==> branch yarrow <==
// Benes_8p
module Benes_8p (input wire [2:0] mp0, mp1, mp2, mp3, mp4, mp5, mp6, mp7,
    input clk,
    output reg [19:0] state
);
    wire [2:0] nb0, nb1, nb2, nb3, nb4, nb5, nb6, nb7;
    wire [2:0]  mn0, mn1, mn2, mn3, mn4, mn5, mn6, mn7;
    MN_Serials m1(.mp0(mp0),
    .mp1(mp1),
    .mp2(mp2),
    .mp3(mp3),
    .mp4(mp4),
    .mp5(mp5),
    .mp6(mp6),
    .mp7(mp7),
    .mn0(mn0),
    .mn1(mn1),
    .mn2(mn2),
    .mn3(mn3),
    .mn4(mn4),
    .mn5(mn5),
    .mn6(mn6),
    .mn7(mn7)
    );
    NB_Series m2(.mp0(MP_1[0]),
    .mp1(MP_1[1]),
    .mp2(MP_1[2]),
    .mp3(MP_1[3]),
    .mp4(MP_1[4]),
    .mp5(MP_1[5]),
    .mp6(MP_1[6]),
    .mp7(MP_1[7]),
    .mn0(MN_1[0]),
    .mn1(MN_1[1]),
    .mn2(MN_1[2]),
    .mn3(MN_1[3]),
    .mn4(MN_1[4]),
    .mn5(MN_1[5]),
    .mn6(MN_1[6]),
    .mn7(MN_1[7]),
    .nb0(nb0),
    .nb1(nb1),
    .nb2(nb2),
    .nb3(nb3),
    .nb4(nb4),
    .nb5(nb5),
    .nb6(nb6),
    .nb7(nb7)
    );
    wire [2:0] mp [0:7];
    integer i, j, m;
    reg [2:0] MP_1 [0:7];
    reg [2:0] MN_1 [0:7];
    reg [2:0] MP_2 [0:7];
    reg [2:0] NB_2 [0:7];
    reg [3:0] CI_2;
    reg [2:0] MP_3 [0:7];
    reg [2:0] NB_3 [0:7];
    reg [3:0] CI_3;
    wire [2:0] P_NEXT_3_W;
    reg [2:0] P_NEXT_3;
    reg [3:0] COVER_TBL_3;
    assign P_NEXT_3_W = (NB_2[1] == 3'b000) ? 3'b010 : NB_2[1];
    wire [3:0] MASK_3_2, MASK_3;
    wire [1:0] MIN_PORT_3_W; 
    assign MASK_3_2 = 4'b0001;
    decoder2to4 d3(.in(P_NEXT_3_W[2:1]),
    .out(MASK_3)
    );
    Priority_4_Encoder p3(.in1(COVER_TBL_3),
    .value(MIN_PORT_3_W)
    );
    reg [2:0] MP_4 [0:7];
    reg [2:0] NB_4 [0:7];
    reg [3:0] CI_4;
    wire [2:0] P_NEXT_4_W, P_NEXT_4_W1;
    reg [2:0] P_NEXT_4;
    reg [3:0] COVER_TBL_4;
    assign P_NEXT_4_W = NB_3[{P_NEXT_3[2:1], ~P_NEXT_3[0]}];
    assign P_NEXT_4_W1 = (COVER_TBL_3[P_NEXT_4_W[2:1]] == 0) ? P_NEXT_4_W: {MIN_PORT_3_W,1'b0} ;
    wire [3:0] MASK_4;
    wire [1:0] MIN_PORT_4_W;
    decoder2to4 d4(.in(P_NEXT_4_W1[2:1]),
    .out(MASK_4)
    );
    Priority_4_Encoder p4(.in1(COVER_TBL_4),
    .value(MIN_PORT_4_W)
    );
    reg [2:0] P_NEXT_5;
    reg [3:0] CI_5;
  ...
export LEC_CHECK = 0
export ABC_AREA = 1
export CAP_MARGIN = 20
export CORE_ASPECT_RATIO = 1.43
export CORE_MARGIN = 2
export CORE_UTILIZATION = 72
export CTS_CLUSTER_DIAMETER = 392
export CTS_CLUSTER_SIZE = 96
export PLACE_DENSITY = 0.4
export SETUP_SLACK_MARGIN = 0.2
export SLEW_MARGIN = 20
export TNS_END_PERCENT = 10
create_clock -name core_clock -period 0.681 [get_ports {clk}]
run.sh (not shown) runs the stock make flow with config.mk's settings and CLKGATE_MAP_FILE=.
==> branch xenon (differences from branch yarrow) <==
==> flow/config.mk (replaced) <==
export PLATFORM = sky130hd
export DESIGN_NAME = Benes_8p
export DESIGN_NICKNAME = Benes_8p
export VERILOG_FILES = /design/flow/design.v
export SDC_FILE = /design/flow/constraint.sdc
export NUM_CORES = 4
export LEC_CHECK = 0
export CAP_MARGIN = 20
export CORE_MARGIN = 2
export CORE_UTILIZATION = 58
export SETUP_SLACK_MARGIN = 0.07
export SLEW_MARGIN = 20
export TNS_END_PERCENT = 5
==> flow/constraint.sdc (replaced) <==
create_clock -name core_clock -period 1.32 [get_ports {clk}]
set_input_delay 0.2640 -clock core_clock [delete_from_list [all_inputs] [get_ports {clk}]]
set_output_delay 0.2640 -clock core_clock [all_outputs]
set_load 0.01 [all_outputs]
==> branch delta (differences from branch yarrow) <==
==> flow/config.mk (replaced) <==
export PLATFORM = sky130hd
export DESIGN_NAME = Benes_8p
export DESIGN_NICKNAME = Benes_8p
export VERILOG_FILES = /design/flow/design.v
export SDC_FILE = /design/flow/constraint.sdc
export NUM_CORES = 4
export LEC_CHECK = 0
export ABC_AREA = 0
export CAP_MARGIN = 20
export CORE_ASPECT_RATIO = 0.51
export CORE_MARGIN = 2
export CORE_UTILIZATION = 72
export CTS_CLUSTER_DIAMETER = 164
export CTS_CLUSTER_SIZE = 46
export MAX_ROUTING_LAYER = met4
export PLACE_DENSITY_LB_ADDON = 0.19
export SETUP_SLACK_MARGIN = 0.34
export SLEW_MARGIN = 20
==> flow/constraint.sdc (replaced) <==
create_clock -name core_clock -period 1.17 [get_ports {clk}]
set_input_delay 0.2340 -clock core_clock [delete_from_list [all_inputs] [get_ports {clk}]]
set_output_delay 0.2340 -clock core_clock [all_outputs]
set_load 0.01 [all_outputs]
==> comparison <==
Branch yarrow did not get past clock tree synthesis. Branch xenon finished but fails on setup timing. Branch delta stopped in clock tree synthesis on DPL-0038. Between branch xenon and branch yarrow, the lower area after synthesis is in branch yarrow (gap about 4%, measured against branch yarrow). Synthesized cell count: branch yarrow is higher than branch xenon (19%). Die area, highest first: branch xenon, branch delta, branch yarrow.
==> figures <==
metric                                                                       branch xenon               branch delta              branch yarrow
Outcome                                                          finished with violations  aborted with a tool error  aborted with a tool error
Last stage reached                                                                      -       clock tree synthesis       clock tree synthesis
Layout check failures                                                        setup timing                          -                          -
Area fraction in compound gates                                                    15.72%                     15.72%                     11.15%
Synthesized area per cell                                                     9.785 sq um                9.785 sq um                7.918 sq um
Pre-placement core utilization                                                     58.96%                     73.25%                     72.90%
Multiplexer share of the synthesized area                                          8.645%                     8.645%                         0%
Cell area after placement                                                   0.01375 sq mm              0.01409 sq mm              0.01345 sq mm
Post-Synthesis Net Count                                                            1,163                      1,163                      1,373
Total instance count after detailed placement                                       1,627                      1,589                      1,839
Number of unique standard cell types used by synthesis                                 73                         73                         48
Seq/Total Area, Yosys                                                              50.65%                     50.65%                     52.76%
Proportion of netlist area held by the largest area contributor                    50.65%                     50.65%                     52.76%
